## north
## lcd_ctrl
module lcd_ctrl(clk, reset, datain, cmd, cmd_valid, dataout, output_valid, busy);
For scale: roughly 310 flip-flops, roughly 24 I/O pins.
Settings: LEC_CHECK=0, CAP_MARGIN=20, CORE_MARGIN=2, CORE_UTILIZATION=15, SLEW_MARGIN=20; clock period 5.81 ns.
run.sh (not shown) runs the stock make flow with config.mk's settings and CLKGATE_MAP_FILE=.
Edits applied to the flow inputs when going from north to south:
==> flow/config.mk <==
export PLATFORM = sky130hd
export DESIGN_NAME = lcd_ctrl
export DESIGN_NICKNAME = lcd_ctrl
export VERILOG_FILES = /design/flow/design.v
export SDC_FILE = /design/flow/constraint.sdc
export NUM_CORES = 4
export LEC_CHECK = 0
export ABC_AREA = 1
export CAP_MARGIN = 5
export CELL_PAD_IN_SITES_DETAIL_PLACEMENT = 1
export CELL_PAD_IN_SITES_GLOBAL_PLACEMENT = 2
export CORE_ASPECT_RATIO = 1.05
export CORE_MARGIN = 9
export CORE_UTILIZATION = 64
export CTS_CLUSTER_DIAMETER = 284
export CTS_CLUSTER_SIZE = 92
export GPL_ROUTABILITY_DRIVEN = 0
export HOLD_SLACK_MARGIN = -0.04
export MAX_ROUTING_LAYER = met5
export MIN_ROUTING_LAYER = met2
export PLACE_DENSITY = 0.63
export SETUP_SLACK_MARGIN = 0.32
export SLEW_MARGIN = 35
export TNS_END_PERCENT = 65
==> flow/constraint.sdc <==
create_clock -name core_clock -period 5.45 [get_ports {clk}]
set_input_delay 1.0900 -clock core_clock [delete_from_list [all_inputs] [get_ports {clk}]]
set_output_delay 1.0900 -clock core_clock [all_outputs]
set_load 0.01 [all_outputs]
--- outcome ---
Compared to north, south has synthesized netlist cell count 38% higher. south did not finish: a tool error stopped it during global placement without I/O. | adder-cell share of the synthesized area | south vs north | ≈ equal |. north → south: die area saw a decrease, count of cell types in the netlist now smaller, area after synthesis moved up.
Inputs modified between south and east:
==> flow/config.mk <==
export PLATFORM = sky130hd
export DESIGN_NAME = lcd_ctrl
export DESIGN_NICKNAME = lcd_ctrl
export VERILOG_FILES = /design/flow/design.v
export SDC_FILE = /design/flow/constraint.sdc
export NUM_CORES = 4
export LEC_CHECK = 0
export ABC_AREA = 0
export CAP_MARGIN = 30
export CELL_PAD_IN_SITES_DETAIL_PLACEMENT = 2
export CORE_MARGIN = 2
export CORE_UTILIZATION = 53
export CTS_CLUSTER_DIAMETER = 81
export CTS_CLUSTER_SIZE = 50
export GPL_ROUTABILITY_DRIVEN = 1
export HOLD_SLACK_MARGIN = 0.2
export MAX_ROUTING_LAYER = met4
export MIN_ROUTING_LAYER = met2
export PLACE_DENSITY_LB_ADDON = 0.07
export SLEW_MARGIN = 40
export TNS_END_PERCENT = 10
==> flow/constraint.sdc <==
create_clock -name core_clock -period 4.5 [get_ports {clk}]
set_input_delay 0.9000 -clock core_clock [delete_from_list [all_inputs] [get_ports {clk}]]
set_output_delay 0.9000 -clock core_clock [all_outputs]
set_load 0.01 [all_outputs]
--- outcome ---
- east | ERROR | global routing
- Compare east and south | synthesized area higher: south
- The count of standard-cell rows in east sits 3 above the value recorded for south.
- Instance count of the mapped netlist, east and south: larger value in south
- Die outline width of east exceeds that of south slightly.
#### Input delta (west over east)
==> flow/config.mk <==
export PLATFORM = sky130hd
export DESIGN_NAME = lcd_ctrl
export DESIGN_NICKNAME = lcd_ctrl
export VERILOG_FILES = /design/flow/design.v
export SDC_FILE = /design/flow/constraint.sdc
export NUM_CORES = 4
export LEC_CHECK = 0
export CAP_MARGIN = 20
export CORE_MARGIN = 2
export CORE_UTILIZATION = 72
export CTS_CLUSTER_DIAMETER = 392
export CTS_CLUSTER_SIZE = 18
export PLACE_DENSITY_LB_ADDON = 0.15
export SETUP_SLACK_MARGIN = -0.21
export SLEW_MARGIN = 30
==> flow/constraint.sdc <==
create_clock -name core_clock -period 3.59 [get_ports {clk}]
set_input_delay 0.7180 -clock core_clock [delete_from_list [all_inputs] [get_ports {clk}]]
set_output_delay 0.7180 -clock core_clock [all_outputs]
set_load 0.01 [all_outputs]
==> comparison <==
- Count of cells resized by post-cts repair on west is up relative to east.
- From west to east, chip area in the Yosys report did not move at all.
- west: all stages done; final checks FAILED (setup timing).
- Comparing die boundary width for west and east, the smaller number came from west.

Starting RTL as in the previous note.
==> flow/config.mk <==
export PLATFORM = sky130hd
export DESIGN_NAME = lcd_ctrl
export DESIGN_NICKNAME = lcd_ctrl
export VERILOG_FILES = /design/flow/design.v
export SDC_FILE = /design/flow/constraint.sdc
export NUM_CORES = 4
export LEC_CHECK = 0
export ABC_AREA = 1
export CAP_MARGIN = 5
export CELL_PAD_IN_SITES_DETAIL_PLACEMENT = 0
export CORE_ASPECT_RATIO = 0.89
export CORE_MARGIN = 2
export CORE_UTILIZATION = 72
export CTS_CLUSTER_SIZE = 50
export GPL_ROUTABILITY_DRIVEN = 0
export MAX_ROUTING_LAYER = met4
export PLACE_DENSITY_LB_ADDON = 0.01
export SETUP_SLACK_MARGIN = 0.9
export SLEW_MARGIN = 20
==> flow/constraint.sdc <==
create_clock -name core_clock -period 3.08 [get_ports {clk}]
set_input_delay 0.6160 -clock core_clock [delete_from_list [all_inputs] [get_ports {clk}]]
set_output_delay 0.6160 -clock core_clock [all_outputs]
set_load 0.01 [all_outputs]
The starting point did not get past global routing (ODB-0269).
Next try:
CORE_ASPECT_RATIO = default   (was 0.89)
TNS_END_PERCENT = 80   (was default)
After rerunning: With this change the flow finished but failed the layout checks on negative setup slack; die area barely changes; synthesized cell count is unchanged; area after synthesis does not change.
Next try:
CAP_MARGIN = 20   (was 5)
CELL_PAD_IN_SITES_DETAIL_PLACEMENT = default   (was 0)
CORE_UTILIZATION = 69   (was 72)
CTS_CLUSTER_SIZE = default   (was 50)
GPL_ROUTABILITY_DRIVEN = default   (was 0)
MAX_ROUTING_LAYER = default   (was met4)
PLACE_DENSITY_LB_ADDON = default   (was 0.01)
SETUP_SLACK_MARGIN = default   (was 0.9)
TNS_END_PERCENT = default   (was 80)
clock period = 5.23 ns   (was 3.08 ns; I/O delays follow)
=> Now the flow finished with timing, DRC and antenna clean; area after synthesis stays the same; global-route usage fell by 12 points; die size rose by a few percent; setup slack is better by 1.7 ns; routed wire length fell by a quarter to a third; final area went down by roughly a tenth; hold slack gets better by 0.042 ns.
Next try:
ABC_AREA = default   (was 1)
CAP_MARGIN = 0   (was 20)
CORE_ASPECT_RATIO = 0.93   (was default)
CORE_UTILIZATION = 72   (was 69)
CTS_CLUSTER_DIAMETER = 392   (was default)
CTS_CLUSTER_SIZE = 18   (was default)
PLACE_DENSITY_LB_ADDON = 0.15   (was default)
SETUP_SLACK_MARGIN = -0.35   (was default)
SLEW_MARGIN = 30   (was 20)
clock period = 3.55 ns   (was 5.23 ns; I/O delays follow)
This time the run finished but failed the layout checks on negative setup slack.
Design area increases by 5.3%.
Via count shrinks by 5.1%.
Clock skew grows by 0.020 ns.
Utilization went up by 11 points.

try-willow:
lcd_ctrl again, from the RTL that the note above started with.
==> flow/design.v (excerpt) <==
module lcd_ctrl(clk, reset, datain, cmd, cmd_valid, dataout, output_valid, busy);
clock: 5.23 ns
lec_check: 0
cap_margin: 20
core_margin: 2
core_utilization: 9
slew_margin: 20
Input changes introduced in try-harbor (baseline for comparison: try-willow):
-- flow/config.mk --
<<< try-willow, line 9
export CORE_MARGIN = 2
export CORE_UTILIZATION = 9
export SLEW_MARGIN = 20
>>> try-harbor, line 9
export CORE_MARGIN = 2
export CORE_UTILIZATION = 72
export CTS_CLUSTER_DIAMETER = 28
export CTS_CLUSTER_SIZE = 52
export PLACE_DENSITY = 0.78
export SETUP_SLACK_MARGIN = 1.09
export SLEW_MARGIN = 20
==> flow/constraint.sdc <==
create_clock -name core_clock -period 3.67 [get_ports {clk}]
set_input_delay 0.7340 -clock core_clock [delete_from_list [all_inputs] [get_ports {clk}]]
set_output_delay 0.7340 -clock core_clock [all_outputs]
set_load 0.01 [all_outputs]
## What came out
try-willow finished every step from synthesis to the final layout, and the layout passed the timing, DRC and antenna checks. try-harbor: GRT-0232 in 5_1_grt -> run aborted. try-willow -> try-harbor: total I/O pin count delta 0, exact match. On try-harbor: number of post-CTS setup repair buffers is 22 higher than what try-willow gave. try-harbor vs try-willow — CTS buffer count rose 17. The final HPWL from detailed placement of try-harbor exceeds that of try-willow by about 4%. try-harbor against try-willow: core utilization before placement went up by 64 points, area of the core went down by about 90%, instance count of the mapped netlist was more or less identical. Cell count after placement on try-harbor is down relative to try-willow. Summary: worst slack at placement, try-harbor worse than try-willow. Die size sits lower in try-harbor than in try-willow. Die outline height delta for try-harbor relative to try-willow: 64% lower.
### try-harbor -> try-indigo
==> flow/config.mk <==
export PLATFORM = sky130hd
export DESIGN_NAME = lcd_ctrl
export DESIGN_NICKNAME = lcd_ctrl
export VERILOG_FILES = /design/flow/design.v
export SDC_FILE = /design/flow/constraint.sdc
export NUM_CORES = 4
export LEC_CHECK = 0
export CAP_MARGIN = 35
export CELL_PAD_IN_SITES_DETAIL_PLACEMENT = 2
export CORE_MARGIN = 6
export CORE_UTILIZATION = 60
export CTS_CLUSTER_DIAMETER = 238
export CTS_CLUSTER_SIZE = 16
export GPL_TIMING_DRIVEN = 1
export MAX_ROUTING_LAYER = met4
export MIN_ROUTING_LAYER = met2
export SLEW_MARGIN = 40
==> flow/constraint.sdc <==
create_clock -name core_clock -period 4.5 [get_ports {clk}]
set_input_delay 0.9000 -clock core_clock [delete_from_list [all_inputs] [get_ports {clk}]]
set_output_delay 0.9000 -clock core_clock [all_outputs]
set_load 0.01 [all_outputs]
[summary]
- try-harbor | ERROR | 5_1_grt
- try-indigo: it failed during 3_5_place_dp, and the tool reported DPL-0033.
- Cell row count, try-indigo vs try-harbor: up by a little under 10%
- The area inside the core boundary of try-indigo exceeds that of try-harbor by 3400 um^2.
- From try-harbor to try-indigo the numbers moved as follows: core utilization at floorplan moved down; die outline area moved up.
